`flow/config.mk`:
```
export PLATFORM = sky130hd
export DESIGN_NAME = acc_cpu
export DESIGN_NICKNAME = acc_cpu
export VERILOG_FILES = /design/flow/design.v
export SDC_FILE = /design/flow/constraint.sdc
export NUM_CORES = 4
export LEC_CHECK = 0
export ABC_AREA = 1
export CAP_MARGIN = 20
export CORE_MARGIN = 2
export CORE_UTILIZATION = 62
export CTS_CLUSTER_SIZE = 98
export PLACE_DENSITY = 0.6
export SLEW_MARGIN = 20
```
`flow/run.sh`:
```
#!/bin/bash
# the make line also repeats each setting of config.mk as NAME=value (left out here)
make -C /OpenROAD-flow-scripts/flow DESIGN_CONFIG=/design/flow/config.mk WORK_HOME=/design/flow/orfs CLKGATE_MAP_FILE= finish
```
`flow/constraint.sdc`:
```
create_clock -name core_clock -period 3.78 [get_ports {clk}]
set_input_delay 0.7560 -clock core_clock [delete_from_list [all_inputs] [get_ports {clk}]]
set_output_delay 0.7560 -clock core_clock [all_outputs]
set_load 0.01 [all_outputs]
```
`flow/design.v`:
```
`timescale 1ns / 1ps
module mux_2x1_rtl(in_0, in_1, select, out);
	input	select;
	input in_0; 
	input in_1;
	output out;
	assign out = (in_0 && ~select) || (in_1 && select);
endmodule
`timescale 1ns / 1ps
module mux_4x1_behavioral(in_0, in_1, in_2, in_3, select, out);
	input in_0;
	input in_1;
	input in_2;
	input in_3;
	input [1:0] select;
	output out;
	reg out;
	always@(select, in_0, in_1, in_2, in_3)
	begin
		case(select)
			2'b00: out = in_0;
			2'b01: out = in_1;
			2'b10: out = in_2;
			2'b11: out = in_3;
		endcase
	end
endmodule
`timescale 1ns / 1ps
module bfa_gl(in_0, in_1, carry_in, result, carry_out);
	input in_0, in_1, carry_in;
	output result, carry_out;
	wire w_xor, w_and_0, w_and_1;
	xor X0(w_xor, in_0, in_1);
	xor X1(result, w_xor, carry_in);
	and A0(w_and_0, w_xor, carry_in);
	and A1(w_and_1, in_0, in_1);
	or O1(carry_out, w_and_0, w_and_1);
endmodule
`timescale 1ns / 1ps
module alu_bitslice(in_a, in_b, in_carry, in_control, out_carry, out_result);
	input in_a, in_b, in_carry;
	input [2:0] in_control;
	wire w_xor_b_c0, w_invert_a, w_and_a_b, w_or_a_b, w_sum, w_2x1;
	output out_result;
	output out_carry;
	xor (w_xor_b_c0, in_b, in_control[0]);
	or  (w_or_a_b, in_a, w_xor_b_c0);
	and (w_and_a_b, in_a, w_xor_b_c0);
	not (w_invert_a, in_a);
	bfa_gl bfa (in_a, w_xor_b_c0, in_carry, w_sum, out_carry);
	mux_2x1_rtl mux_2x1 (w_invert_a, w_xor_b_c0, in_control[0], w_2x1);
	mux_4x1_behavioral mux_4x1 (w_sum, w_or_a_b, w_and_a_b, w_2x1, in_control[2:1], out_result);
endmodule
`timescale 1ns / 1ps
module n_bit_alu(a_in, b_in, control_in, sum_out, carry_out, overflow_out, zero_out);
	parameter n = 8;
	input [7:0] a_in;
	input [7:0] b_in;
	input [2:0] control_in;
	output [7:0] sum_out; 
	output carry_out, overflow_out, zero_out;
	wire [8:0] carry;
	wire is_zero_out;
	and is_zero(is_zero_out, ~sum_out[0], ~sum_out[1], ~sum_out[2], ~sum_out[3], ~sum_out[4], ~sum_out[5], ~sum_out[6], ~sum_out[7]);
	genvar i;
	assign carry_out = carry[n];
	assign overflow_out = carry[n - 1] ^ carry[n];
	assign zero_out = is_zero_out;
	assign carry[0] = control_in[0];
	alu_bitslice adder(a_in[0], b_in[0], carry[0], control_in, carry[1], sum_out[0]); 
	generate 
		for (i = 1; i < n; i = i + 1)
			begin: aluBitGen
				alu_bitslice adder(a_in[i], b_in[i], carry[i], control_in, carry[i+1], sum_out[i]);
			end
	endgenerate
endmodule
`timescale 1ns / 1ps
module acc_cpu(
	input clk,
	input rst,
	output [7:0] imem_addr,
	input [15:0] imem_rdata,
	output reg dmem_req,
	output reg dmem_we,
	output reg [7:0] dmem_addr,
	output [7:0] dmem_wdata,
	input dmem_ack,
	input [7:0] dmem_rdata,
	input [7:0] in_data,
	input in_valid,
	output in_ready,
	output [7:0] out_data,
	output out_valid,
	input out_ready,
	output halted,
	output [7:0] acc,
	output flag_c,
	output flag_z,
	output flag_v
);
parameter S_F0 = 4'd0;    
parameter S_F1 = 4'd1;    
parameter S_DEC = 4'd2;   
parameter S_IND = 4'd3;   
parameter S_MEM = 4'd4;   
parameter S_EX = 4'd5;    
parameter S_ST = 4'd6;    
parameter S_MUL = 4'd7;   
parameter S_DIV = 4'd8;   
parameter S_DIVW = 4'd9;  
parameter S_IN = 4'd10;   
parameter S_OUT = 4'd11;  
parameter S_NX = 4'd12;   
parameter S_HLT = 4'd13;  
reg [3:0] state;
reg [7:0] pc, npc;
reg [15:0] ir;
reg [7:0] ACC;
reg C, Z, V;
reg [7:0] mdata;
reg [7:0] JSRaddrReg;
reg [7:0] InteruptAdrReg;
reg [3:0] HVPIReg;
reg [7:0] MULreg, MULreg2;
reg [7:0] DIVreg;
reg ev_ov, ev_bi, ev_ba;
wire [4:0] op = ir[15:11];
wire [2:0] mode = ir[10:8];
wire [7:0] imm = ir[7:0];
wire is_alu = (op[4:3] == 2'b00);
wire is_ld = (op == 5'b01000);
wire is_st = (op == 5'b01001);
wire is_shl = (op == 5'b01010);
wire is_shr = (op == 5'b01011);
wire is_in = (op == 5'b01100);
wire is_out = (op == 5'b01101);
wire is_hlt = (op == 5'b01110);
wire is_hv = (op == 5'b01111);
wire is_mul = (op == 5'b11000);
wire is_div = (op == 5'b11001);
wire is_br = (op == 5'b11010);
wire is_bz = (op == 5'b11011);
wire is_jsr = (op == 5'b11100);
wire is_rts = (op == 5'b11101);
wire is_rti = (op == 5'b11110);
wire is_bad = (op[4:3] == 2'b10) || (op == 5'b11111);
wire bad_mode = (is_alu || is_ld) && (mode > 3'd2);
reg [7:0] alu_b;
reg [2:0] alu_ctl;
wire [7:0] alu_out;
wire alu_c, alu_v, alu_z;
n_bit_alu ALU(ACC, alu_b, alu_ctl, alu_out, alu_c, alu_v, alu_z);
always @(*) begin
	alu_b = (mode == 3'd0) ? imm : mdata;
	alu_ctl = op[2:0];
	if (state == S_MUL) begin
		alu_b = MULreg2;
		alu_ctl = 3'b000;
	end else if (state == S_DIV) begin
		alu_b = imm;
		alu_ctl = 3'b001;
	end
end
wire ovf_en = (HVPIReg == 4'b0000) || HVPIReg[0];
wire bi_en = (HVPIReg == 4'b0000) || HVPIReg[1];
wire ba_en = (HVPIReg == 4'b0000) || HVPIReg[2];
assign imem_addr = pc;
assign dmem_wdata = ACC;
assign in_ready = (state == S_IN);
assign out_valid = (state == S_OUT);
assign out_data = ACC;
assign halted = (state == S_HLT);
assign acc = ACC;
assign flag_c = C;
assign flag_z = Z;
assign flag_v = V;
always @(posedge clk) begin
	if (rst) begin
		state <= S_F0;
		pc <= 8'd0;
		npc <= 8'd0;
		ir <= 16'd0;
		ACC <= 8'd0;
		C <= 1'b0;
		Z <= 1'b0;
		V <= 1'b0;
		mdata <= 8'd0;
		JSRaddrReg <= 8'd0;
		InteruptAdrReg <= 8'd0;
		HVPIReg <= 4'd0;
		MULreg <= 8'd0;
		MULreg2 <= 8'd0;
		DIVreg <= 8'd0;
		ev_ov <= 1'b0;
		ev_bi <= 1'b0;
		ev_ba <= 1'b0;
		dmem_req <= 1'b0;
		dmem_we <= 1'b0;
		dmem_addr <= 8'd0;
	end else begin
		case (state)
		S_F0: begin
			ev_ov <= 1'b0;
			ev_bi <= 1'b0;
			ev_ba <= 1'b0;
			state <= S_F1;
		end
		S_F1: begin
			ir <= imem_rdata;
			state <= S_DEC;
		end
		S_DEC: begin
			npc <= pc + 8'd1;
			if (bad_mode) begin
				ev_ba <= 1'b1;
				state <= S_NX;
			end else if (is_bad) begin
				ev_bi <= 1'b1;
				state <= S_NX;
			end else if ((is_alu || is_ld) && mode == 3'd1) begin
				dmem_req <= 1'b1;
				dmem_we <= 1'b0;
				dmem_addr <= imm;
				state <= S_MEM;
			end else if ((is_alu || is_ld) && mode == 3'd2) begin
				dmem_req <= 1'b1;
				dmem_we <= 1'b0;
				dmem_addr <= imm;
				state <= S_IND;
			end else if (is_alu || is_ld) begin
				state <= S_EX;
			end else if (is_st) begin
				dmem_req <= 1'b1;
				dmem_we <= 1'b1;
				dmem_addr <= imm;
				state <= S_ST;
			end else if (is_mul) begin
				MULreg <= imm;
				MULreg2 <= ACC;
				state <= S_MUL;
			end else if (is_div) begin
				if (imm == 8'd0) begin
					ACC <= 8'hff;
					state <= S_NX;
				end else begin
					DIVreg <= 8'd0;
					state <= S_DIV;
				end
			end else if (is_in) begin
				state <= S_IN;
			end else if (is_out) begin
				state <= S_OUT;
			end else if (is_hlt) begin
				state <= S_HLT;
			end else begin
				if (is_shl) ACC <= {ACC[6:0], 1'b0};
				if (is_shr) ACC <= {1'b0, ACC[7:1]};
				if (is_hv) HVPIReg <= imm[3:0];
				if (is_br || (is_bz && Z)) npc <= imm;
				if (is_jsr) begin
					JSRaddrReg <= pc + 8'd1;
					npc <= imm;
				end
				if (is_rts) npc <= JSRaddrReg;
				if (is_rti) npc <= InteruptAdrReg;
				state <= S_NX;
			end
		end
		S_IND: begin
			if (dmem_ack) begin
				dmem_req <= 1'b0;
				dmem_addr <= dmem_rdata;
				state <= S_MEM;
			end else if (!dmem_req) begin
				dmem_req <= 1'b1;
			end
		end
		S_MEM: begin
			if (dmem_ack) begin
				dmem_req <= 1'b0;
				mdata <= dmem_rdata;
				state <= S_EX;
			end else begin
				dmem_req <= 1'b1;
			end
		end
		S_EX: begin
			if (is_ld) begin
				ACC <= (mode == 3'd0) ? imm : mdata;
			end else begin
				ACC <= alu_out;
				C <= alu_c;
				Z <= alu_z;
				V <= alu_v;
				ev_ov <= alu_v;
			end
			state <= S_NX;
		end
		S_ST: begin
			if (dmem_ack) begin
				dmem_req <= 1'b0;
				dmem_we <= 1'b0;
				state <= S_NX;
			end
		end
		S_MUL: begin
			ACC <= alu_out;
			MULreg <= MULreg - 8'd1;
			if (MULreg == 8'd2) state <= S_NX;
		end
		S_DIV: begin
			if (alu_c) begin
				ACC <= alu_out;
				DIVreg <= DIVreg + 8'd1;
			end else begin
				state <= S_DIVW;
			end
		end
		S_DIVW: begin
			ACC <= DIVreg;
			state <= S_NX;
		end
		S_IN: begin
			if (in_valid) begin
				ACC <= in_data;
				state <= S_NX;
			end
		end
		S_OUT: begin
			if (out_ready) state <= S_NX;
		end
		S_NX: begin
			if (ev_ov && ovf_en) begin
				InteruptAdrReg <= npc;
				pc <= 8'd100;
			end else if (ev_bi && bi_en) begin
				InteruptAdrReg <= npc;
				pc <= 8'd110;
			end else if (ev_ba && ba_en) begin
				InteruptAdrReg <= npc;
				pc <= 8'd120;
			end else begin
				pc <= npc;
			end
			state <= S_F0;
		end
		S_HLT: begin
		end
		default: state <= S_F0;
		endcase
	end
end
endmodule
```
==> results.toml, run 1 <==
# flow metrics
[run_status]
status = "finished with violations"
violatedChecks = "setup timing"

[worst_setup_path]
rrSetupSlack_ns = -0.75
crit_path_start_kind = "register"
worstReg2RegEnd = "ACC[3]$_SDFFE_PP0P_"
critPathRequiredTime_ns = 4.10
r2r-start = "ir[9]$_SDFFE_PP0P_"
startpoint = "ir[9]$_SDFFE_PP0P_"
reg2regPathDepth = 24
arrival_ns = 4.85
cp-end-kind = "register"
crit_family = "adder cells"
path_common_cell = "fa_2"
cpPeakStageDelay_ns = 0.36
path_class = "reg2reg"
crit_cells = 24
cp_slowest_cell = "fa_2"
cp_max_fo = 5
critPathCapture = "ACC[3]$_SDFFE_PP0P_"
path_cells = "nor2_4 > nand2_4 > o21ai_4 > nand2_2 > a22oi_2 > nand2_1 > o21ai_1 > inv_1 > fa_2 > fa_2 > fa_2 > fa_2 > fa_2 > fa_2 > inv_2 > fa_2 > nand2_2 > o211ai_1 > inv_1 > nand2_2 > nor2_4 > clkbuf_16 > o211ai_1 > inv_1"
worst-path-buf-inv = 5

[cts]
numCtsBuffers = 17
cts_hold_buf = 0
root_buffer = "clkbuf_16"
cts_tree = "yes"
cts_htree_levels = 4
insertion_delay_ns = 0.43
cts.sinks = 122
clk_path_buf_depth = 2
clk_pin_slew_ns = 0.06

[power_and_ir_drop]
p_clk_share_pct = 44.0
power_frac_comb_pct = 20.1
p_sw_share_pct = 29.0
power_leakage_nw = 3.95
switchingPower_mw = 1.11
pg_comb_uw = 771
pg_clk_mw = 1.69
pg_seq_mw = 1.38
internal_power_mw = 2.72
seqPwrFrac_pct = 35.9
power.density_nw_per_um2 = 418
top_power_group = "the clock network"
ir_drop_v = 0.000397

[layout]
syn_to_final_growth_pct = 28.2
fillers = 826
fin_area_um2 = 9170
nets = 1230
final-instance-count-excl-fill = 1322

[drt]
drt_iter0_drc = 889
ant_nets = 0
vias = 7808
routedWlPerCell_um = 17.4
route.detailed.drc = 0
viasPerCell = 5.91
antenna_cells = 0
wl_um = 23000
firstDrtPassIters = 9

[final_timing]
holdWs_ns = 0.456
rsz0062_at_grt = "true"
fin_worst_skew_ns = 0.00936
finalCriticalPeriod_ns = 4.53
finalClockPeriodUsage_pct = 120
finalSetupViolCount = 22
setup_ws_ns = -0.753
relSlewSlack_pct = 39.7
drv_slew = 0
fin_tns_setup_ns = -13.87
tightest_slew_ns = 0.903
timing.fmax_mhz = 221
hold_violations = 0

[placement]
placed_cell_area_um2 = 8340
place_congestion = 0.982
dp_cells = 1276
io_buffer_count = 84
dp_hpwl_um = 16300

[global_routing]
antenna_found_initial = 0
busiest_layer = "met2"
grt-ovfl-total = 0
grt_util_met1_pct = 47.7
grt_usage_pct = 36.8
gr-usage-met2_pct = 58.4
use_met3_pct = 8.38
grt_start_max_net_pins = 43
grt_pass1_vias = 7288
grt_pass1_wl_um = 36600

[run]
cap_viol_max_count = 0
openroad.warnings = 47

[synth]
yosys_register_bits = 122
edf_count = 0
ys_chip_area_um2 = 7160
ff_type = "dfxtp_1"
synth-simple-area-share_pct = 23.5
async_flop_share_pct = 0
aoi_share_pct = 22.9
top_area_share_pct = 34.1
yosysWarnings = 2
synth.most_common_cell = "nand2_1"
top_logic_kind = "simple AND/OR/NAND/NOR gates"
common_cells = "nand2_1, inv_1, dfxtp_1"
synth-seq-area-share_pct = 34.1
topCellsByArea = "dfxtp_1, nand2_1, a21oi_1"
yosys-stat-cells = 1050
synth.distinct_cells = 50
yosysTopAreaCell = "dfxtp_1"
synth_nets = 1114
synthAdderAreaFrac_pct = 5.45
synthMuxAreaShare_pct = 0
synth_area_per_cell_um2 = 6.82
syn_area_um2 = 7160
xor_area_share_pct = 1.47
syn_inst = 1050

[floorplanning]
die-area_um2 = 12400
io_pins = 85
die_w_um = 111
rows = 39
die_h_um = 111
design.core.area_um2 = 11300
fp-utilization_pct = 63.2

[min_path]
min_from = "InteruptAdrReg[3]$_SDFFE_PP0P_"
min_path_type = "reg2reg"
hold_depth = 2
worstHoldEndpoint = "InteruptAdrReg[3]$_SDFFE_PP0P_"
-- area by class of cell --
| class | instances | area, um2 | area share, % |
|---|---|---|---|
| Clock buffer | 19 | 443 | 4.83 |
| Clock inverter | 13 | 166 | 1.81 |
| Inverter | 146 | 548 | 5.97 |
| Multi-Input combinational cell | 720 | 3920 | 42.8 |
| Sequential cell | 122 | 2440 | 26.7 |
| Tap cell | 143 | 179 | 1.95 |
| Timing Repair Buffer | 159 | 1470 | 16.0 |
-- metal layers --
layer | up-vias | wire, um | share of wire, %
met5 | - | 0 | 0
met3 | 80 | 2160 | 9.4
met2 | 477 | 10400 | 45
met1 | 3560 | 9530 | 41
met4 | 0 | 935 | 4.1
li1 | 3691 | - | -
-- per-stage QoR --
stage	utilization (%)	power, mW	setup WS, ns
after floorplan	-	1.82	-0.528
after global placement	73.7	2.09	-0.592
after detailed placement	73.7	2.11	-0.695
after CTS	80.4	3.80	-0.568
after global routing	81.0	3.96	-0.909
final	81.0	3.84	-0.753
-- repair_timing --
item | CTS | global route
gates resized | 19 | 11
endpoints found under the hold margin | 0 | 0
buffers inserted | 15 | 3
gates cloned | 0 | 1
pin swaps | 5 | 6
endpoints found under the setup margin | 22 | 22
==> run 2: changes to the inputs <==
ABC_AREA = unset   (was 1)
CORE_UTILIZATION = 65   (was 62)
CTS_CLUSTER_DIAMETER = 70   (was unset)
CTS_CLUSTER_SIZE = unset   (was 98)
clock period = 4.8 ns   (was 3.78 ns; I/O delays follow)
==> results.toml, run 2 <==
# flow metrics
[synth]
syn_inst = 912
topCellsByArea = "dfxtp_1, mux2i_1, nor2_1"
synth.most_common_cell = "nor2_1"
yosys-stat-cells = 912
yosysTopAreaCell = "dfxtp_1"
yosysWarnings = 2
common_cells = "nor2_1, dfxtp_1, a21oi_1, nand2_1, mux2i_1"
top_logic_kind = "simple AND/OR/NAND/NOR gates"
yosys_register_bits = 122
ff_type = "dfxtp_1"
top_area_share_pct = 32.9
edf_count = 0
synth-seq-area-share_pct = 32.9
async_flop_share_pct = 0
synth_nets = 976
synth_area_per_cell_um2 = 8.15
syn_area_um2 = 7430
aoi_share_pct = 21.0
synthMuxAreaShare_pct = 8.52
synthAdderAreaFrac_pct = 5.25
ys_chip_area_um2 = 7430
xor_area_share_pct = 2.71
synth-simple-area-share_pct = 21.7
synth.distinct_cells = 86

[power_and_ir_drop]
power_frac_comb_pct = 13.3
power_leakage_nw = 3.29
power.total_mw = 2.65
switchingPower_uw = 733
p_sw_share_pct = 27.6
ir_drop_v = 0.000325
power.density_nw_per_um2 = 294
top_power_group = "the clock network"
pg_seq_mw = 1.07
seqPwrFrac_pct = 40.4
internal_power_mw = 1.92
pg_comb_uw = 354
pg_clk_mw = 1.23
p_clk_share_pct = 46.3

[final_timing]
hold_violations = 0
drv_slew = 0
relSlewSlack_pct = 28.6
finalSetupViolCount = 5
finalClockPeriodUsage_pct = 100
timing.fmax_mhz = 208
fin_tns_setup_ns = -0.0238
rsz0062_at_grt = "true"
fin_worst_skew_ns = 0.00780
finalCriticalPeriod_ns = 4.81
setup_ws_ns = -0.00715
tightest_slew_ns = 1.07

[run]
openroad.warnings = 45
cap_viol_max_count = 0

[worst_setup_path]
path_cells = "or3_4 > mux2i_4 > xnor2_1 > nor2_1 > a21oi_2 > mux2_4 > fa_2 > fa_2 > fa_2 > fa_2 > fa_2 > fa_2 > inv_2 > fa_2 > nand2_2 > a21boi_4 > nand4_1 > xor2_1 > nor2_1"
path_class = "reg2reg"
crit_path_start_kind = "register"
cp-end-kind = "register"
crit_family = "adder cells"
arrival_ns = 5.10
r2r-start = "ir[10]$_SDFFE_PP0P_"
cpPeakStageDelay_ns = 0.42
critPathCapture = "DIVreg[4]$_SDFFE_PP0P_"
startpoint = "ir[10]$_SDFFE_PP0P_"
cp_slowest_cell = "or3_4"
reg2regPathDepth = 19
cp_max_fo = 8
worst-path-buf-inv = 1
crit_cells = 19
rrSetupSlack_ns = -0.007
path_common_cell = "fa_2"
worstReg2RegEnd = "DIVreg[4]$_SDFFE_PP0P_"
critPathRequiredTime_ns = 5.09

[floorplanning]
rows = 39
die_h_um = 111
die_w_um = 111
fp-utilization_pct = 65.9
die-area_um2 = 12300
io_pins = 85
design.core.area_um2 = 11300

[drt]
firstDrtPassIters = 6
ant_nets = 0
route.detailed.drc = 0
antenna_cells = 0
routedWlPerCell_um = 20.8
vias = 7445
drt_iter0_drc = 997
viasPerCell = 6.56
wl_um = 23700

[global_routing]
grt_start_max_net_pins = 89
grt-ovfl-total = 0
grt_pass1_vias = 7068
grt_usage_pct = 38.3
grt_pass1_wl_um = 37300
antenna_found_initial = 0

[cts]
cts.sinks = 122
cts_hold_buf = 0
cts_tree = "yes"
clk_path_buf_depth = 2
clk_pin_slew_ns = 0.06
numCtsBuffers = 17
root_buffer = "clkbuf_16"
cts_htree_levels = 4
insertion_delay_ns = 0.43

[min_path]
hold_depth = 2
min_from = "mdata[3]$_SDFFE_PP0P_"
worstHoldEndpoint = "mdata[3]$_SDFFE_PP0P_"
min_path_type = "reg2reg"

[layout]
nets = 1043
syn_to_final_growth_pct = 21.3
fillers = 759
final_core_util_pct = 79.9
final-instance-count-excl-fill = 1135

[placement]
dp_hpwl_um = 16300
io_buffer_count = 84
place_congestion = 0.947
dp_cells = 1092

[run_status]
violatedChecks = "setup timing"
status = "finished with violations"
==> run 2: through the flow <==
step / hold slack [ns] / cell area (um2) / setup WS (ns)
floorplan: 0.436 / 7470 / 0.00384
global placement: 0.454 / 8310 / -0.0207
detailed placement: 0.464 / 8310 / -0.172
CTS: 0.472 / 8900 / 0.0314
global route: 0.498 / 9010 / -0.207
finish: 0.474 / 9010 / -0.00715
==> run 2: area by class of cell <==
| cell class | count | area (um2) | share of cell area, % |
|---|---|---|---|
| Multi-Input combinational cell | 671 | 4480 | 49.8 |
| Sequential cell | 122 | 2440 | 27.1 |
| Timing Repair Buffer | 134 | 1220 | 13.6 |
| Clock buffer | 18 | 439 | 4.87 |
| Tap cell | 143 | 179 | 1.99 |
| Inverter | 33 | 124 | 1.37 |
| Clock inverter | 14 | 121 | 1.35 |
==> run 2: timing repair <==
action	CTS	global route
resized	4	11
endpoints found under the setup margin	12	19
hold endpoints to repair	0	0
gates cloned	0	0
setup buffers	2	9
pin swaps	3	8
==> run 2: routing by layer <==
| layer | share of wire (%) | global-route usage (%) | routed length [um] | vias to the layer above |
|---|---|---|---|---|
| met2 | 48 | 61.1 | 11300 | 465 |
| met5 | 0 | 0 | 0 | - |
| met4 | 5.0 | 19.7 | 1180 | 0 |
| met1 | 38 | 48.6 | 8970 | 3521 |
| met3 | 9.4 | 8.80 | 2230 | 99 |
| li1 | - | - | - | 3360 |
==> run 3: changes to the inputs <==
ABC_AREA = 1   (was unset)
CORE_UTILIZATION = 72   (was 65)
CTS_CLUSTER_SIZE = 35   (was unset)
PLACE_DENSITY = unset   (was 0.6)
PLACE_DENSITY_LB_ADDON = 0.26   (was unset)
SLEW_MARGIN = 35   (was 20)
clock period = 3.91 ns   (was 4.8 ns; I/O delays follow)
==> results.toml, run 3 <==
# yosys + openroad results
[run_status]
status = "did not finish"
stop_stage = "global routing"
error_line = "[ERROR GRT-0116] Global routing finished with congestion. Check the congestion regions in the DRC Viewer."

[synth]
synthAdderAreaFrac_pct = 5.45
ys_chip_area_um2 = 7160
edf_count = 0
xor_area_share_pct = 1.47
yosysWarnings = 2
yosysTopAreaCell = "dfxtp_1"
common_cells = "nand2_1, inv_1, dfxtp_1"
yosys-stat-cells = 1050
synth-simple-area-share_pct = 23.5
topCellsByArea = "dfxtp_1, nand2_1, a21oi_1"
synth.most_common_cell = "nand2_1"
async_flop_share_pct = 0
synth_area_per_cell_um2 = 6.82
synth-seq-area-share_pct = 34.1
synth.distinct_cells = 50
ff_type = "dfxtp_1"
syn_area_um2 = 7160
synthMuxAreaShare_pct = 0
top_area_share_pct = 34.1
yosys_register_bits = 122
syn_inst = 1050
top_logic_kind = "simple AND/OR/NAND/NOR gates"
aoi_share_pct = 22.9
synth_nets = 1114

[floorplanning]
fp-utilization_pct = 73.6
design.core.area_um2 = 9730
io_pins = 85
die_w_um = 104
die-area_um2 = 10800
die_h_um = 104
rows = 36

[placement]
io_buffer_count = 84
dp_cells = 1262
dp_hpwl_um = 16500
place_congestion = 1.06

[cts]
cts.sinks = 122
numCtsBuffers = 17
cts_htree_levels = 4
cts_hold_buf = 0
clk_path_buf_depth = 2
root_buffer = "clkbuf_8"

[global_routing]
grt_usage_pct = 69.0
grt-ovfl-total = 3
-- run 3: layer usage --
metal  overflow  GRT usage, %
met5          0          10.5
met4          0          64.6
met3          1          52.2
met2          2          89.2
met1          0          69.4
-- run 3: stage by stage --
stage | instance area (um2) | setup slack [ns]
after floorplan | 7190 | -0.398
after global placement | 8290 | -0.432
after detailed placement | 8290 | -0.586
after CTS | 9180 | -0.620
-- run 3: timing repair --
item	CTS
resized	23
buffers inserted	28
pin swaps	5
setup endpoints to repair	22
endpoints found under the hold margin	0
==> run 4: changes to the inputs <==
ABC_AREA = unset   (was 1)
CAP_MARGIN = 40   (was 20)
CORE_UTILIZATION = 68   (was 72)
CTS_CLUSTER_DIAMETER = 362   (was 70)
CTS_CLUSTER_SIZE = 40   (was 35)
HOLD_SLACK_MARGIN = 0.29   (was unset)
PLACE_DENSITY_LB_ADDON = unset   (was 0.26)
SETUP_SLACK_MARGIN = -0.35   (was unset)
SLEW_MARGIN = 20   (was 35)
clock period = 4.1 ns   (was 3.91 ns; I/O delays follow)
==> results.toml, run 4 <==
# flow metrics
[run_status]
status = "finished with violations"
violatedChecks = "setup timing"

[min_path]
hold_depth = 2
min_path_type = "reg2reg"
worstHoldEndpoint = "mdata[3]$_SDFFE_PP0P_"
min_from = "mdata[3]$_SDFFE_PP0P_"

[drt]
vias = 7778
route.detailed.drc = 0
ant_nets = 0
routedWlPerCell_um = 21.6
wl_um = 25000
antenna_cells = 0
viasPerCell = 6.73
drt_iter0_drc = 950
firstDrtPassIters = 8

[run]
openroad.warnings = 47
cap_viol_max_count = 0

[synth]
top_area_share_pct = 32.9
common_cells = "nor2_1, dfxtp_1, a21oi_1, nand2_1, mux2i_1"
yosys-stat-cells = 912
edf_count = 0
synth-simple-area-share_pct = 21.7
synth_nets = 976
syn_area_um2 = 7430
async_flop_share_pct = 0
synth_area_per_cell_um2 = 8.15
synth-seq-area-share_pct = 32.9
synth.distinct_cells = 86
aoi_share_pct = 21.0
synth.most_common_cell = "nor2_1"
ff_type = "dfxtp_1"
synthAdderAreaFrac_pct = 5.25
ys_chip_area_um2 = 7430
syn_inst = 912
xor_area_share_pct = 2.71
synthMuxAreaShare_pct = 8.52
yosysTopAreaCell = "dfxtp_1"
yosysWarnings = 2
yosys_register_bits = 122
topCellsByArea = "dfxtp_1, mux2i_1, nor2_1"
top_logic_kind = "simple AND/OR/NAND/NOR gates"

[layout]
final-instance-count-excl-fill = 1156
fillers = 595
nets = 1067
fin_area_um2 = 9250
final_core_util_pct = 86.1
syn_to_final_growth_pct = 24.5

[worst_setup_path]
startpoint = "ir[9]$_SDFFE_PP0P_"
path_cells = "or3_4 > mux2i_4 > xnor2_1 > nor2_1 > a21oi_2 > mux2_4 > fa_2 > fa_2 > fa_2 > fa_2 > fa_2 > fa_2 > inv_2 > fa_2 > buf_6 > nand2_4 > a21boi_4 > buf_12 > nand4_1 > xor2_1 > nor2_1"
cpPeakStageDelay_ns = 0.41
reg2regPathDepth = 21
cp_slowest_cell = "or3_4"
path_class = "reg2reg"
critPathCapture = "DIVreg[4]$_SDFFE_PP0P_"
crit_cells = 21
critPathRequiredTime_ns = 4.50
worstReg2RegEnd = "DIVreg[4]$_SDFFE_PP0P_"
arrival_ns = 5.45
worst-path-buf-inv = 3
rrSetupSlack_ns = -0.94
crit_path_start_kind = "register"
crit_family = "adder cells"
cp_max_fo = 5
path_common_cell = "fa_2"
cp-end-kind = "register"
r2r-start = "ir[9]$_SDFFE_PP0P_"

[global_routing]
antenna_found_initial = 0
grt-ovfl-total = 0
grt_pass1_vias = 7457
grt_start_max_net_pins = 72
grt_usage_pct = 42.5
grt_pass1_wl_um = 38100

[power_and_ir_drop]
pg_comb_uw = 452
power_leakage_nw = 3.43
p_sw_share_pct = 28.6
internal_power_mw = 2.16
seqPwrFrac_pct = 41.4
pg_clk_mw = 1.32
ir_drop_v = 0.000357
switchingPower_uw = 863
power.density_nw_per_um2 = 327
p_clk_share_pct = 43.7
power_frac_comb_pct = 15.0
pg_seq_mw = 1.25
top_power_group = "the clock network"

[final_timing]
finalCriticalPeriod_ns = 5.04
setup_ws_ns = -0.945
finalClockPeriodUsage_pct = 123
finalSetupViolCount = 22
drv_slew = 0
holdWs_ns = 0.464
fin_tns_setup_ns = -15.57
hold_violations = 0
rsz0062_at_grt = "true"
timing.fmax_mhz = 198
relSlewSlack_pct = 43.0
tightest_slew_ns = 0.850
fin_worst_skew_ns = 0.00748

[placement]
placed_cell_area_um2 = 8470
place_congestion = 1.02
dp_cells = 1106
io_buffer_count = 84
dp_hpwl_um = 16700

[floorplanning]
die_w_um = 109
fp-utilization_pct = 69.2
rows = 38
die_h_um = 109
design.core.area_um2 = 10700
io_pins = 85
die-area_um2 = 11800

[cts]
cts.sinks = 122
root_buffer = "clkbuf_8"
cts_htree_levels = 4
cts_hold_buf = 0
cts_tree = "yes"
insertion_delay_ns = 0.55
numCtsBuffers = 17
clk_pin_slew_ns = 0.06
clk_path_buf_depth = 2
[run 4: layout make-up]
| class | instances | area, um2 | share of cell area [%] |
|---|---|---|---|
| Clock inverter | 15 | 103 | 1.11 |
| Clock buffer | 17 | 414 | 4.48 |
| Tap cell | 140 | 175 | 1.89 |
| Sequential cell | 122 | 2450 | 26.5 |
| Timing Repair Buffer | 158 | 1450 | 15.6 |
| Multi-Input combinational cell | 671 | 4540 | 49.1 |
| Inverter | 33 | 124 | 1.34 |
[run 4: repair_timing]
action	4_1_cts	5_1_grt
pin swaps	10	9
resized	16	16
cloned	0	0
buffers inserted	12	5
endpoints found under the setup margin	21	22
[run 4: metal layers]
metal	vias up	share of wire [%]	track usage, %
met2	559	46	67.3
li1	3418	-	-
met4	0	7.0	28.4
met5	-	0	0
met3	176	10	12.8
met1	3625	36	49.4
[run 4: metrics by stage]
stage               power, mW  setup slack [ns]
global placement         1.67            -0.690
global route             3.10             -1.06
detailed placement       1.68            -0.862
finish                   3.02            -0.945
floorplan                1.52            -0.699
CTS                      2.99            -0.744
==> run 5: changes to the inputs <==
ABC_AREA = 1   (was unset)
CORE_UTILIZATION = 72   (was 68)
CTS_CLUSTER_DIAMETER = 96   (was 362)
CTS_CLUSTER_SIZE = 76   (was 40)
HOLD_SLACK_MARGIN = -0.1   (was 0.29)
PLACE_DENSITY_LB_ADDON = 0.27   (was unset)
SETUP_SLACK_MARGIN = unset   (was -0.35)
clock period = 4.62 ns   (was 4.1 ns; I/O delays follow)
==> results.toml, run 5 <==
# flow metrics
[run_status]
status = "finished with violations"
violatedChecks = "setup timing"

[layout]
final_core_util_pct = 90.8
final-instance-count-excl-fill = 1278
fillers = 453
nets = 1196
syn_to_final_growth_pct = 23.4

[final_timing]
fin_tns_setup_ns = -0.121
relSlewSlack_pct = 48.4
drv_slew = 0
fin_worst_skew_ns = 0.0126
hold_violations = 0
setup_ws_ns = -0.0338
timing.fmax_mhz = 215
rsz0062_at_grt = "true"
finalClockPeriodUsage_pct = 101
tightest_slew_ns = 0.766
finalCriticalPeriod_ns = 4.65
finalSetupViolCount = 5

[cts]
cts_tree = "yes"
root_buffer = "clkbuf_8"
clk_path_buf_depth = 2
numCtsBuffers = 17
insertion_delay_ns = 0.56
cts_htree_levels = 4
cts.sinks = 122
clk_pin_slew_ns = 0.07

[global_routing]
grt_pass1_wl_um = 41000
antenna_found_initial = 0
grt_usage_pct = 48.0
grt_start_max_net_pins = 70
grt_pass1_vias = 7890
grt-ovfl-total = 0

[synth]
yosys_register_bits = 122
synth_area_per_cell_um2 = 6.82
synth-seq-area-share_pct = 34.1
yosys-stat-cells = 1050
aoi_share_pct = 22.9
topCellsByArea = "dfxtp_1, nand2_1, a21oi_1"
synthMuxAreaShare_pct = 0
synth-simple-area-share_pct = 23.5
xor_area_share_pct = 1.47
syn_area_um2 = 7160
synth.distinct_cells = 50
synth.most_common_cell = "nand2_1"
async_flop_share_pct = 0
synthAdderAreaFrac_pct = 5.45
common_cells = "nand2_1, inv_1, dfxtp_1"
yosysWarnings = 2
top_logic_kind = "simple AND/OR/NAND/NOR gates"
ff_type = "dfxtp_1"
syn_inst = 1050
ys_chip_area_um2 = 7160
yosysTopAreaCell = "dfxtp_1"
top_area_share_pct = 34.1
edf_count = 0
synth_nets = 1114

[floorplanning]
die_h_um = 104
rows = 36
design.core.area_um2 = 9730
die-area_um2 = 10800
die_w_um = 104
fp-utilization_pct = 73.6
io_pins = 85

[power_and_ir_drop]
pg_clk_mw = 1.38
power_leakage_nw = 3.78
power_frac_comb_pct = 19.1
seqPwrFrac_pct = 36.5
p_sw_share_pct = 30.5
top_power_group = "the clock network"
internal_power_mw = 2.17
switchingPower_uw = 950
pg_comb_uw = 596
power.density_nw_per_um2 = 353
power.total_mw = 3.12
pg_seq_mw = 1.14
p_clk_share_pct = 44.4
ir_drop_v = 0.000329

[worst_setup_path]
path_common_cell = "fa_2"
cpPeakStageDelay_ns = 0.43
cp_slowest_cell = "fa_2"
cp-end-kind = "register"
path_cells = "nor2_4 > buf_6 > nand3_1 > nand3_1 > nand2_1 > o21ai_0 > xor2_1 > fa_2 > fa_2 > fa_2 > fa_2 > fa_2 > fa_2 > inv_2 > fa_2 > nand2_2 > o211ai_1 > inv_1 > nand2_2 > nor2_4 > buf_6 > o211ai_1 > inv_1"
worstReg2RegEnd = "ACC[3]$_SDFFE_PP0P_"
rrSetupSlack_ns = -0.03
critPathCapture = "ACC[3]$_SDFFE_PP0P_"
crit_path_start_kind = "register"
cp_max_fo = 9
critPathRequiredTime_ns = 5.06
worst-path-buf-inv = 5
reg2regPathDepth = 23
crit_cells = 23
arrival_ns = 5.09
r2r-start = "ir[10]$_SDFFE_PP0P_"
startpoint = "ir[10]$_SDFFE_PP0P_"
path_class = "reg2reg"
crit_family = "adder cells"

[placement]
place_congestion = 1.00
io_buffer_count = 84
dp_cells = 1240
dp_hpwl_um = 16400
place_ws_ns = -0.119

[drt]
drt_iter0_drc = 1790
ant_nets = 0
viasPerCell = 6.71
antenna_cells = 0
routedWlPerCell_um = 20.9
wl_um = 26700
route.detailed.drc = 0
firstDrtPassIters = 10
vias = 8570

[min_path]
min_from = "InteruptAdrReg[3]$_SDFFE_PP0P_"
hold_depth = 2
min_path_type = "reg2reg"
worstHoldEndpoint = "InteruptAdrReg[3]$_SDFFE_PP0P_"

[run]
cap_viol_max_count = 0
openroad.warnings = 43
run 5: repair_timing:
item / CTS / global route
gates cloned: 0 / 1
buffers inserted: 1 / 4
setup endpoints to repair: 17 / 17
pin swaps: 4 / 7
hold buffers: 0 / 0
gates resized: 4 / 22
run 5: through the flow:
stage | hold slack [ns] | cell area, um2
after floorplan | 0.425 | 7190
after global placement | 0.443 | 8110
after detailed placement | 0.451 | 8120
after CTS | 0.457 | 8730
after global routing | 0.478 | 8830
final | 0.462 | 8830
run 5: cell type report:
cell class / count / area (um2) / share of cell area, %
Clock inverter: 14 / 169 / 1.91
Sequential cell: 122 / 2440 / 27.7
Timing Repair Buffer: 125 / 1180 / 13.4
Inverter: 146 / 551 / 6.23
Tap cell: 133 / 166 / 1.88
Multi-Input combinational cell: 720 / 3900 / 44.1
Clock buffer: 18 / 428 / 4.84
run 5: layer usage:
| layer | vias to the layer above | wire (um) | GRT usage (%) |
|---|---|---|---|
| met1 | 3718 | 8990 | 58.3 |
| met3 | 291 | 3840 | 13.2 |
| met4 | 0 | 2290 | 28.0 |
| met2 | 934 | 11600 | 76.6 |
| li1 | 3627 | - | - |
| met5 | - | 0 | 0 |
==> run 6: changes to the inputs <==
ABC_AREA = unset   (was 1)
CAP_MARGIN = 15   (was 40)
CELL_PAD_IN_SITES_GLOBAL_PLACEMENT = 3   (was unset)
CORE_ASPECT_RATIO = 1.02   (was unset)
CORE_MARGIN = 3   (was 2)
CTS_CLUSTER_DIAMETER = 376   (was 96)
CTS_CLUSTER_SIZE = unset   (was 76)
GPL_ROUTABILITY_DRIVEN = 1   (was unset)
GPL_TIMING_DRIVEN = 0   (was unset)
HOLD_SLACK_MARGIN = 0.05   (was -0.1)
MAX_ROUTING_LAYER = met5   (was unset)
MIN_ROUTING_LAYER = met2   (was unset)
PLACE_DENSITY = 0.58   (was unset)
PLACE_DENSITY_LB_ADDON = unset   (was 0.27)
SETUP_SLACK_MARGIN = 1.17   (was unset)
SLEW_MARGIN = 10   (was 20)
TNS_END_PERCENT = 90   (was unset)
clock period = 6.83 ns   (was 4.62 ns; I/O delays follow)
==> results.toml, run 6 <==
# yosys + openroad results
[run_status]
status = "did not finish"
stop_stage = "global placement without I/O"
error_line = "[ERROR GPL-0301] Utilization 165.518 % exceeds 100%."

[synth]
synth-simple-area-share_pct = 21.7
edf_count = 0
synth_area_per_cell_um2 = 8.15
ff_type = "dfxtp_1"
common_cells = "nor2_1, dfxtp_1, a21oi_1, nand2_1, mux2i_1"
syn_area_um2 = 7430
yosys-stat-cells = 912
top_area_share_pct = 32.9
xor_area_share_pct = 2.71
synth_nets = 976
yosys_register_bits = 122
synth.most_common_cell = "nor2_1"
aoi_share_pct = 21.0
topCellsByArea = "dfxtp_1, mux2i_1, nor2_1"
top_logic_kind = "simple AND/OR/NAND/NOR gates"
synthMuxAreaShare_pct = 8.52
ys_chip_area_um2 = 7430
synth-seq-area-share_pct = 32.9
synth.distinct_cells = 86
synthAdderAreaFrac_pct = 5.25
yosysTopAreaCell = "dfxtp_1"
async_flop_share_pct = 0
yosysWarnings = 2
syn_inst = 912

[floorplanning]
fp-utilization_pct = 75.7
die_h_um = 109
die_w_um = 107
rows = 36
design.core.area_um2 = 9820
die-area_um2 = 11600
==> run 7: changes to the inputs <==
CAP_MARGIN = 20   (was 15)
CELL_PAD_IN_SITES_GLOBAL_PLACEMENT = unset   (was 3)
CORE_ASPECT_RATIO = unset   (was 1.02)
CORE_MARGIN = 2   (was 3)
CORE_UTILIZATION = 68   (was 72)
CTS_CLUSTER_DIAMETER = 362   (was 376)
CTS_CLUSTER_SIZE = 40   (was unset)
GPL_ROUTABILITY_DRIVEN = unset   (was 1)
GPL_TIMING_DRIVEN = unset   (was 0)
HOLD_SLACK_MARGIN = 0.29   (was 0.05)
MAX_ROUTING_LAYER = unset   (was met5)
MIN_ROUTING_LAYER = unset   (was met2)
PLACE_DENSITY = unset   (was 0.58)
SETUP_SLACK_MARGIN = -0.35   (was 1.17)
SLEW_MARGIN = 20   (was 10)
TNS_END_PERCENT = unset   (was 90)
clock period = 4.34 ns   (was 6.83 ns; I/O delays follow)
==> results.toml, run 7 <==
# flow metrics
[min_path]
worstHoldEndpoint = "mdata[3]$_SDFFE_PP0P_"
hold_depth = 2
min_from = "mdata[3]$_SDFFE_PP0P_"
min_path_type = "reg2reg"

[drt]
drt_iter0_drc = 986
firstDrtPassIters = 7
antenna_cells = 0
vias = 7682
ant_nets = 0
wl_um = 24900
viasPerCell = 6.73
route.detailed.drc = 0
routedWlPerCell_um = 21.8

[synth]
synth.most_common_cell = "nor2_1"
aoi_share_pct = 21.0
async_flop_share_pct = 0
xor_area_share_pct = 2.71
yosysWarnings = 2
synth-simple-area-share_pct = 21.7
top_area_share_pct = 32.9
common_cells = "nor2_1, dfxtp_1, a21oi_1, nand2_1, mux2i_1"
edf_count = 0
syn_inst = 912
yosys-stat-cells = 912
ys_chip_area_um2 = 7430
ff_type = "dfxtp_1"
synth_area_per_cell_um2 = 8.15
syn_area_um2 = 7430
synthMuxAreaShare_pct = 8.52
synth.distinct_cells = 86
yosys_register_bits = 122
synth_nets = 976
top_logic_kind = "simple AND/OR/NAND/NOR gates"
synth-seq-area-share_pct = 32.9
yosysTopAreaCell = "dfxtp_1"
synthAdderAreaFrac_pct = 5.25
topCellsByArea = "dfxtp_1, mux2i_1, nor2_1"

[cts]
root_buffer = "clkbuf_8"
clk_path_buf_depth = 2
cts.sinks = 122
cts_htree_levels = 4
insertion_delay_ns = 0.55
cts_tree = "yes"
clk_pin_slew_ns = 0.06
numCtsBuffers = 17
cts_hold_buf = 0

[final_timing]
fin_worst_skew_ns = 0.0136
setup_ws_ns = -0.543
fin_tns_setup_ns = -9.84
finalCriticalPeriod_ns = 4.88
relSlewSlack_pct = 26.9
holdWs_ns = 0.481
tightest_slew_ns = 1.09
rsz0062_at_grt = "true"
hold_violations = 0
drv_slew = 0
timing.fmax_mhz = 205
finalClockPeriodUsage_pct = 113
finalSetupViolCount = 22

[worst_setup_path]
path_cells = "or3_4 > mux2i_4 > xnor2_1 > nor2_1 > a21oi_1 > mux2_4 > fa_2 > fa_2 > fa_2 > fa_2 > fa_2 > fa_2 > inv_2 > fa_2 > a21oi_1 > and3_2 > buf_4 > nor2_2 > a211oi_2"
crit_family = "adder cells"
path_common_cell = "fa_2"
path_class = "reg2reg"
cp-end-kind = "register"
crit_path_start_kind = "register"
r2r-start = "ir[8]$_SDFFE_PP0P_"
critPathRequiredTime_ns = 4.73
crit_cells = 19
rrSetupSlack_ns = -0.54
cp_max_fo = 4
worst-path-buf-inv = 2
startpoint = "ir[8]$_SDFFE_PP0P_"
cp_slowest_cell = "or3_4"
critPathCapture = "ACC[4]$_SDFFE_PP0P_"
cpPeakStageDelay_ns = 0.43
arrival_ns = 5.27
reg2regPathDepth = 19
worstReg2RegEnd = "ACC[4]$_SDFFE_PP0P_"

[power_and_ir_drop]
power_leakage_nw = 3.38
pg_seq_mw = 1.19
ir_drop_v = 0.000354
p_clk_share_pct = 47.9
top_power_group = "the clock network"
pg_comb_uw = 403
pg_clk_mw = 1.46
power.total_mw = 3.05
seqPwrFrac_pct = 38.9
internal_power_mw = 2.24
switchingPower_uw = 815
power.density_nw_per_um2 = 333
p_sw_share_pct = 26.7
power_frac_comb_pct = 13.2

[placement]
place_congestion = 1.07
placed_cell_area_um2 = 8410
dp_hpwl_um = 17000
io_buffer_count = 84

[global_routing]
grt-ovfl-total = 0
grt_start_max_net_pins = 63
grt_pass1_vias = 7393
antenna_found_initial = 1
grt_usage_pct = 42.3
grt_pass1_wl_um = 38300

[run]
openroad.warnings = 47
cap_viol_max_count = 0

[floorplanning]
fp-utilization_pct = 69.2
io_pins = 85
design.core.area_um2 = 10700
die-area_um2 = 11800
die_w_um = 109
rows = 38
die_h_um = 109

[layout]
regArea_um2 = 2440
syn_to_final_growth_pct = 23.2
nets = 1054
combGateArea_um2 = 4520
fin_area_um2 = 9160
fillers = 610
final_core_util_pct = 85.2

[run_status]
violatedChecks = "setup timing"
status = "finished with violations"
[run 7: what timing repair did]
action,CTS,global route
setup endpoints to repair,16,20
pin swaps,3,5
gates cloned,1,0
buffers inserted,7,3
resized,6,12
hold endpoints to repair,0,0
[run 7: routing by layer]
layer	vias to the layer above	track usage, %	share of wire, %	wire [um]
met3	150	9.89	11	2690
met4	2	27.0	6.7	1660
met2	586	66.9	46	11500
met5	-	0	0.052	13
met1	3548	51.6	36	9060
li1	3396	-	-	-
[run 7: final cells by class]
type | count | share of cell area [%]
Timing Repair Buffer | 144 | 14.1
Inverter | 33 | 1.35
Clock inverter | 12 | 1.78
Tap cell | 140 | 1.91
Sequential cell | 122 | 26.7
Multi-Input combinational cell | 672 | 49.4
Clock buffer | 19 | 4.82
[run 7: stage by stage]
stage	cells	setup WS (ns)
2_1_floorplan	912	-0.459
3_3_place_gp	1101	-0.439
3_5_place_dp	1101	-0.601
4_1_cts	1140	-0.429
5_1_grt	1142	-0.593
6_report	1142	-0.543
==> run 8: changes to the inputs <==
ABC_AREA = 1   (was unset)
CORE_UTILIZATION = 72   (was 68)
CTS_CLUSTER_DIAMETER = 103   (was 362)
CTS_CLUSTER_SIZE = 72   (was 40)
HOLD_SLACK_MARGIN = unset   (was 0.29)
PLACE_DENSITY_LB_ADDON = 0.28   (was unset)
SETUP_SLACK_MARGIN = unset   (was -0.35)
SLEW_MARGIN = 35   (was 20)
clock period = 4.53 ns   (was 4.34 ns; I/O delays follow)
==> results.toml, run 8 <==
# yosys + openroad results
[synth]
top_logic_kind = "simple AND/OR/NAND/NOR gates"
xor_area_share_pct = 1.47
synth-simple-area-share_pct = 23.5
async_flop_share_pct = 0
synthAdderAreaFrac_pct = 5.45
synth.most_common_cell = "nand2_1"
syn_inst = 1050
yosysTopAreaCell = "dfxtp_1"
synth.distinct_cells = 50
yosysWarnings = 2
ys_chip_area_um2 = 7160
aoi_share_pct = 22.9
synth_area_per_cell_um2 = 6.82
common_cells = "nand2_1, inv_1, dfxtp_1"
synth_nets = 1114
synthMuxAreaShare_pct = 0
yosys-stat-cells = 1050
yosys_register_bits = 122
synth-seq-area-share_pct = 34.1
edf_count = 0
ff_type = "dfxtp_1"
syn_area_um2 = 7160
topCellsByArea = "dfxtp_1, nand2_1, a21oi_1"
top_area_share_pct = 34.1

[floorplanning]
rows = 36
die_w_um = 104
io_pins = 85
die_h_um = 104
die-area_um2 = 10800
design.core.area_um2 = 9730
fp-utilization_pct = 73.6

[run_status]
stop_stage = "global routing"
error_line = "[ERROR GRT-0232] Routing congestion too high. Check the congestion heatmap in the GUI."
status = "did not finish"

[placement]
placed_cell_area_um2 = 8110
dp_hpwl_um = 16100
dp_cells = 1241
place_congestion = 1.04
io_buffer_count = 84
place_ws_ns = -0.215

[cts]
numCtsBuffers = 17
root_buffer = "clkbuf_8"
cts.sinks = 122
clk_path_buf_depth = 2
cts_htree_levels = 4

[global_routing]
grt-ovfl-total = 28
grt_usage_pct = 75.1
[run 8: timing repair]
item                       CTS
setup endpoints to repair   19
gates resized               24
pin swaps                   17
gates cloned                 1
hold buffers                 0
buffers inserted            24
[run 8: per-layer routing]
layer  track usage, %  overflow
met4             76.7        16
met5             27.6         0
met3             56.1         0
met1             76.2         0
met2             92.0        12
[run 8: through the flow]
step                power (mW)  TNS [ns]
detailed placement        1.72     -2.53
global placement          1.70    -0.511
CTS                       3.37    -0.864
floorplan                 1.52         0
==> run 9: changes to the inputs <==
ABC_AREA = 0   (was 1)
CELL_PAD_IN_SITES_GLOBAL_PLACEMENT = 3   (was unset)
CORE_ASPECT_RATIO = 0.5   (was unset)
CORE_UTILIZATION = 38   (was 72)
CTS_CLUSTER_DIAMETER = 273   (was 103)
CTS_CLUSTER_SIZE = 100   (was 72)
HOLD_SLACK_MARGIN = -0.03   (was unset)
PLACE_DENSITY_LB_ADDON = 0.3   (was 0.28)
SETUP_SLACK_MARGIN = -0.03   (was unset)
SLEW_MARGIN = 20   (was 35)
TNS_END_PERCENT = 15   (was unset)
clock period = 7.0 ns   (was 4.53 ns; I/O delays follow)
==> results.toml, run 9 <==
# flow metrics
[run_status]
status = "finished clean"

[placement]
place_ws_ns = 1.01
dp_cells = 1190
place_congestion = 0.880
placed_cell_area_um2 = 8240
io_buffer_count = 84
dp_hpwl_um = 18000

[worst_setup_path]
path_class = "reg2reg"
worst-path-buf-inv = 1
arrival_ns = 6.40
path_cells = "or3_4 > mux2i_1 > xnor2_1 > nor2_1 > a21oi_1 > mux2_2 > fa_1 > fa_1 > fa_1 > fa_1 > fa_1 > fa_1 > inv_1 > fa_1 > a21oi_1 > and3_1 > and4_1 > nor3_1"
cp_max_fo = 16
crit_cells = 18
crit_family = "adder cells"
cpPeakStageDelay_ns = 0.52
worstReg2RegEnd = "ACC[7]$_SDFFE_PP0P_"
path_common_cell = "fa_1"
cp-end-kind = "register"
r2r-start = "ir[8]$_SDFFE_PP0P_"
reg2regPathDepth = 18
startpoint = "ir[8]$_SDFFE_PP0P_"
rrSetupSlack_ns = 0.95
critPathCapture = "ACC[7]$_SDFFE_PP0P_"
critPathRequiredTime_ns = 7.34
cp_slowest_cell = "or3_4"
crit_path_start_kind = "register"

[power_and_ir_drop]
switchingPower_uw = 528
power.total_mw = 1.86
power.density_nw_per_um2 = 211
top_power_group = "the clock network"
pg_clk_uw = 905
p_clk_share_pct = 48.6
pg_seq_uw = 739
power_frac_comb_pct = 11.7
seqPwrFrac_pct = 39.7
power_leakage_nw = 3.12
p_sw_share_pct = 28.3
internal_power_mw = 1.34
ir_drop_v = 0.000176
pg_comb_uw = 219

[layout]
syn_to_final_growth_pct = 18.8
combGateArea_um2 = 4400
final_core_util_pct = 45.7
nets = 1007
regArea_um2 = 2440
fin_area_um2 = 8830
fillers = 1954
final-instance-count-excl-fill = 1222

[drt]
antenna_cells = 0
drt_iter0_drc = 535
routedWlPerCell_um = 20.4
viasPerCell = 5.53
wl_um = 25000
firstDrtPassIters = 6
vias = 6762
route.detailed.drc = 0
ant_nets = 0

[synth]
synth-simple-area-share_pct = 21.7
syn_area_um2 = 7430
ys_chip_area_um2 = 7430
top_area_share_pct = 32.9
synth.distinct_cells = 86
yosysTopAreaCell = "dfxtp_1"
synthMuxAreaShare_pct = 8.52
ff_type = "dfxtp_1"
yosys_register_bits = 122
top_logic_kind = "simple AND/OR/NAND/NOR gates"
yosys-stat-cells = 912
yosysWarnings = 2
synth.most_common_cell = "nor2_1"
common_cells = "nor2_1, dfxtp_1, a21oi_1, nand2_1, mux2i_1"
async_flop_share_pct = 0
syn_inst = 912
topCellsByArea = "dfxtp_1, mux2i_1, nor2_1"
edf_count = 0
synth_nets = 976
synthAdderAreaFrac_pct = 5.25
aoi_share_pct = 21.0
xor_area_share_pct = 2.71
synth-seq-area-share_pct = 32.9
synth_area_per_cell_um2 = 8.15

[cts]
numCtsBuffers = 17
cts_htree_levels = 4
cts_hold_buf = 0
cts.sinks = 122
cts_resized = 0
clk_path_buf_depth = 2
cts_tree = "yes"
insertion_delay_ns = 0.43
post_cts_buffers = 0
clk_pin_slew_ns = 0.06
root_buffer = "clkbuf_16"

[final_timing]
finalSetupViolCount = 0
hold_violations = 0
setup_ws_ns = 0.948
rsz0062_at_grt = "false"
finalCriticalPeriod_ns = 6.05
drv_slew = 0
fin_worst_skew_ns = 0.0133
fin_tns_setup_ns = 0
finalClockPeriodUsage_pct = 86.5
relSlewSlack_pct = 25.6
tightest_slew_ns = 1.11
timing.fmax_mhz = 165
holdWs_ns = 0.458

[floorplanning]
fp-utilization_pct = 38.5
die-area_um2 = 20800
design.core.area_um2 = 19300
die_w_um = 202
io_pins = 85
rows = 36
die_h_um = 103

[global_routing]
grt_pass1_vias = 6309
grt_pass1_wl_um = 38600
grt_usage_pct = 24.7
grt-ovfl-total = 0
antenna_found_initial = 0
grt_start_max_net_pins = 85

[min_path]
hold_depth = 2
min_path_type = "reg2reg"
min_from = "mdata[3]$_SDFFE_PP0P_"
worstHoldEndpoint = "mdata[3]$_SDFFE_PP0P_"

[run]
cap_viol_max_count = 0
openroad.warnings = 42
==> run 9: layout make-up <==
type	count	share of cell area (%)
multi-input combinational	671	49.8
tap	266	3.77
clock inverter	15	1.84
timing repair buffer	98	10.7
sequential	122	27.7
clock buffer	17	4.82
inverter	33	1.40
==> run 9: layer usage <==
metal	routed length, um	track usage (%)	up-vias
li1	-	-	3294
met2	10600	36.9	182
met3	1410	4.84	13
met4	172	5.37	0
met5	0	0	-
met1	12700	36.7	3273
==> run 10: changes to the inputs <==
ABC_AREA = 1   (was 0)
CAP_MARGIN = 40   (was 20)
CELL_PAD_IN_SITES_GLOBAL_PLACEMENT = unset   (was 3)
CORE_ASPECT_RATIO = unset   (was 0.5)
CORE_UTILIZATION = 72   (was 38)
CTS_CLUSTER_DIAMETER = 374   (was 273)
CTS_CLUSTER_SIZE = 93   (was 100)
HOLD_SLACK_MARGIN = unset   (was -0.03)
PLACE_DENSITY = 0.38   (was unset)
PLACE_DENSITY_LB_ADDON = unset   (was 0.3)
SETUP_SLACK_MARGIN = unset   (was -0.03)
TNS_END_PERCENT = 5   (was 15)
clock period = 2.04 ns   (was 7.0 ns; I/O delays follow)
==> results.toml, run 10 <==
# yosys + openroad results
[floorplanning]
rows = 36
die-area_um2 = 10800
design.core.area_um2 = 9730
die_h_um = 104
die_w_um = 104
io_pins = 85
fp-utilization_pct = 73.6

[synth]
yosysWarnings = 2
aoi_share_pct = 22.9
synth.most_common_cell = "nand2_1"
async_flop_share_pct = 0
ys_chip_area_um2 = 7160
top_logic_kind = "simple AND/OR/NAND/NOR gates"
synthAdderAreaFrac_pct = 5.45
common_cells = "nand2_1, inv_1, dfxtp_1"
top_area_share_pct = 34.1
topCellsByArea = "dfxtp_1, nand2_1, a21oi_1"
edf_count = 0
ff_type = "dfxtp_1"
syn_inst = 1050
xor_area_share_pct = 1.47
synth.distinct_cells = 50
synth_nets = 1114
syn_area_um2 = 7160
synth-simple-area-share_pct = 23.5
yosysTopAreaCell = "dfxtp_1"
synth-seq-area-share_pct = 34.1
yosys-stat-cells = 1050
synthMuxAreaShare_pct = 0
synth_area_per_cell_um2 = 6.82
yosys_register_bits = 122

[run_status]
stop_stage = "global routing"
status = "did not finish"
error_line = "[ERROR GRT-0116] Global routing finished with congestion. Check the congestion regions in the DRC Viewer."

[global_routing]
grt_usage_pct = 93.2
grt-ovfl-total = 355

[placement]
dp_cells = 1329
place_congestion = 1.09
dp_hpwl_um = 18500
io_buffer_count = 84

[cts]
root_buffer = "clkbuf_8"
numCtsBuffers = 17
cts_hold_buf = 0
cts_htree_levels = 4
cts.sinks = 122
clk_path_buf_depth = 2
==> run 10: layer usage <==
layer  global-route usage, %  overflow
met5                    39.5         3
met4                     102       121
met3                    81.3         9
met2                     107       217
met1                    90.2         5
==> run 10: timing repair <==
action / 4_1_cts
resized: 34
hold endpoints to repair: 0
setup buffers: 4
pin swaps: 3
setup endpoints to repair: 61
==> run 10: metrics by stage <==
step                      total power, mW  util (%)  cell area [um2]  hold WS [ns]  setup WS (ns)
after CTS                            7.05      96.9             9430         0.475          -2.59
after global placement               3.99      90.4             8790         0.440          -2.29
after floorplan                      3.38         -             7190         0.425          -2.27
after detailed placement             4.07      90.4             8790         0.450          -2.56
==> run 11: changes to the inputs <==
CAP_MARGIN = 20   (was 40)
CELL_PAD_IN_SITES_GLOBAL_PLACEMENT = 1   (was unset)
CORE_ASPECT_RATIO = 0.69   (was unset)
CORE_UTILIZATION = 70   (was 72)
CTS_CLUSTER_DIAMETER = unset   (was 374)
CTS_CLUSTER_SIZE = unset   (was 93)
GPL_ROUTABILITY_DRIVEN = 0   (was unset)
GPL_TIMING_DRIVEN = 0   (was unset)
PLACE_DENSITY = 0.57   (was 0.38)
TNS_END_PERCENT = 85   (was 5)
clock period = 7.0 ns   (was 2.04 ns; I/O delays follow)
==> results.toml, run 11 <==
# yosys + openroad results
[synth]
yosys_register_bits = 122
synth.most_common_cell = "nand2_1"
synth-simple-area-share_pct = 23.5
common_cells = "nand2_1, inv_1, dfxtp_1"
syn_area_um2 = 7160
synth_area_per_cell_um2 = 6.82
top_area_share_pct = 34.1
edf_count = 0
topCellsByArea = "dfxtp_1, nand2_1, a21oi_1"
synthMuxAreaShare_pct = 0
ff_type = "dfxtp_1"
xor_area_share_pct = 1.47
yosys-stat-cells = 1050
async_flop_share_pct = 0
synth_nets = 1114
yosysWarnings = 2
aoi_share_pct = 22.9
yosysTopAreaCell = "dfxtp_1"
top_logic_kind = "simple AND/OR/NAND/NOR gates"
ys_chip_area_um2 = 7160
synth.distinct_cells = 50
synth-seq-area-share_pct = 34.1
syn_inst = 1050
synthAdderAreaFrac_pct = 5.45

[run_status]
stop_stage = "global placement without I/O"
status = "did not finish"
error_line = "[ERROR GPL-0301] Utilization 116.860 % exceeds 100%."

[floorplanning]
design.core.area_um2 = 9870
die_w_um = 126
fp-utilization_pct = 72.5
die-area_um2 = 11100
rows = 30
die_h_um = 88.0
==> run 12: changes to the inputs <==
ABC_AREA = unset   (was 1)
CELL_PAD_IN_SITES_GLOBAL_PLACEMENT = unset   (was 1)
CORE_ASPECT_RATIO = unset   (was 0.69)
CORE_UTILIZATION = 72   (was 70)
GPL_ROUTABILITY_DRIVEN = unset   (was 0)
GPL_TIMING_DRIVEN = unset   (was 0)
PLACE_DENSITY = unset   (was 0.57)
PLACE_DENSITY_LB_ADDON = 0.27   (was unset)
TNS_END_PERCENT = unset   (was 85)
clock period = 4.86 ns   (was 7.0 ns; I/O delays follow)
==> results.toml, run 12 <==
# flow metrics
[run_status]
status = "finished with violations"
violatedChecks = "setup timing"

[worst_setup_path]
critPathCapture = "DIVreg[7]$_SDFFE_PP0P_"
cp_slowest_cell = "or3_4"
path_common_cell = "fa_2"
worst-path-buf-inv = 1
crit_family = "adder cells"
worstReg2RegEnd = "DIVreg[7]$_SDFFE_PP0P_"
path_class = "reg2reg"
startpoint = "ir[10]$_SDFFE_PP0P_"
r2r-start = "ir[10]$_SDFFE_PP0P_"
crit_cells = 19
reg2regPathDepth = 19
cp-end-kind = "register"
cp_max_fo = 8
critPathRequiredTime_ns = 5.26
crit_path_start_kind = "register"
path_cells = "or3_4 > mux2i_4 > xnor2_1 > nor2_1 > a21oi_2 > mux2_4 > fa_2 > fa_2 > fa_2 > fa_2 > fa_2 > fa_2 > inv_2 > fa_2 > nand2_2 > a21boi_4 > nand4_1 > xor2_1 > nor2_1"
cpPeakStageDelay_ns = 0.45
arrival_ns = 5.35
rrSetupSlack_ns = -0.09

[cts]
cts_tree = "yes"
root_buffer = "clkbuf_8"
clk_pin_slew_ns = 0.07
cts_hold_buf = 0
cts.sinks = 122
insertion_delay_ns = 0.55
clk_path_buf_depth = 2
numCtsBuffers = 17
cts_htree_levels = 4

[power_and_ir_drop]
p_clk_share_pct = 47.7
switchingPower_uw = 767
ir_drop_v = 0.000264
power.density_nw_per_um2 = 302
top_power_group = "the clock network"
power.total_mw = 2.72
p_sw_share_pct = 28.2
pg_comb_uw = 363
seqPwrFrac_pct = 39.0
power_frac_comb_pct = 13.4
pg_clk_mw = 1.30
pg_seq_mw = 1.06
internal_power_mw = 1.95
power_leakage_nw = 3.26

[final_timing]
hold_violations = 0
tightest_slew_ns = 1.12
timing.fmax_mhz = 202
drv_slew = 0
finalClockPeriodUsage_pct = 102
finalCriticalPeriod_ns = 4.95
setup_ws_ns = -0.0887
relSlewSlack_pct = 24.9
holdWs_ns = 0.468
finalSetupViolCount = 15
rsz0062_at_grt = "true"
fin_tns_setup_ns = -0.713
fin_worst_skew_ns = 0.0101

[global_routing]
grt_pass1_vias = 7716
grt_pass1_wl_um = 40700
grt_usage_pct = 46.7
grt_start_max_net_pins = 85
antenna_found_initial = 1
grt-ovfl-total = 0

[drt]
wl_um = 27100
vias = 8104
firstDrtPassIters = 10
drt_iter0_drc = 1438
viasPerCell = 7.26
route.detailed.drc = 0
ant_nets = 0
routedWlPerCell_um = 24.3

[min_path]
min_path_type = "reg2reg"
hold_depth = 2
min_from = "mdata[5]$_SDFFE_PP0P_"
worstHoldEndpoint = "mdata[5]$_SDFFE_PP0P_"

[synth]
synthAdderAreaFrac_pct = 5.25
yosys_register_bits = 122
async_flop_share_pct = 0
yosys-stat-cells = 912
yosysTopAreaCell = "dfxtp_1"
top_area_share_pct = 32.9
synth.distinct_cells = 86
ff_type = "dfxtp_1"
top_logic_kind = "simple AND/OR/NAND/NOR gates"
edf_count = 0
aoi_share_pct = 21.0
synth_nets = 976
synth-seq-area-share_pct = 32.9
synth.most_common_cell = "nor2_1"
synth_area_per_cell_um2 = 8.15
yosysWarnings = 2
xor_area_share_pct = 2.71
syn_area_um2 = 7430
topCellsByArea = "dfxtp_1, mux2i_1, nor2_1"
synthMuxAreaShare_pct = 8.52
synth-simple-area-share_pct = 21.7
ys_chip_area_um2 = 7430
syn_inst = 912
common_cells = "nor2_1, dfxtp_1, a21oi_1, nand2_1, mux2i_1"

[run]
openroad.warnings = 43
cap_viol_max_count = 0

[floorplanning]
io_pins = 85
rows = 37
die_w_um = 106
die_h_um = 106
die-area_um2 = 11100
design.core.area_um2 = 10200
fp-utilization_pct = 73.0

[layout]
syn_to_final_growth_pct = 21.1
nets = 1031
regArea_um2 = 2440
combGateArea_um2 = 4530
fillers = 467

[placement]
io_buffer_count = 84
place_congestion = 1.00
dp_hpwl_um = 16500
place_ws_ns = -0.153
-- run 12: what timing repair did --
action / 4_1_cts / 5_1_grt
endpoints found under the setup margin: 14 / 16
setup buffers: 1 / 4
pin swaps: 3 / 5
hold endpoints to repair: 0 / 0
gates resized: 7 / 20
cloned: 0 / 0
-- run 12: metal layers --
| metal | global-route usage (%) | routed length [um] | part of all wire [%] | vias up |
|---|---|---|---|---|
| li1 | - | - | - | 3339 |
| met1 | 55.2 | 9050 | 33 | 3634 |
| met2 | 74.0 | 11900 | 44 | 850 |
| met3 | 13.0 | 3700 | 14 | 281 |
| met4 | 30.9 | 2410 | 8.9 | 0 |
| met5 | 0 | 0 | 0 | - |
-- run 12: area by class of cell --
type | instances | area share [%]
clock inverters | 12 | 1.54
diodes | 1 | 0.0278
repair buffers | 122 | 12.6
multi-input cells | 671 | 50.3
inverters | 33 | 1.38
well taps | 136 | 1.89
clock buffers | 20 | 5.06
flip-flops and latches | 122 | 27.1
-- run 12: per-stage QoR --
step | cells | area, um2 | utilization [%]
2_1_floorplan | 912 | 7470 | -
3_3_place_gp | 1079 | 8260 | 81.1
3_5_place_dp | 1079 | 8260 | 81.1
4_1_cts | 1112 | 8890 | 87.3
5_1_grt | 1117 | 9000 | 88.4
6_report | 1117 | 9000 | 88.4
No activity file was given, so power comes from the tool's default toggle rates.
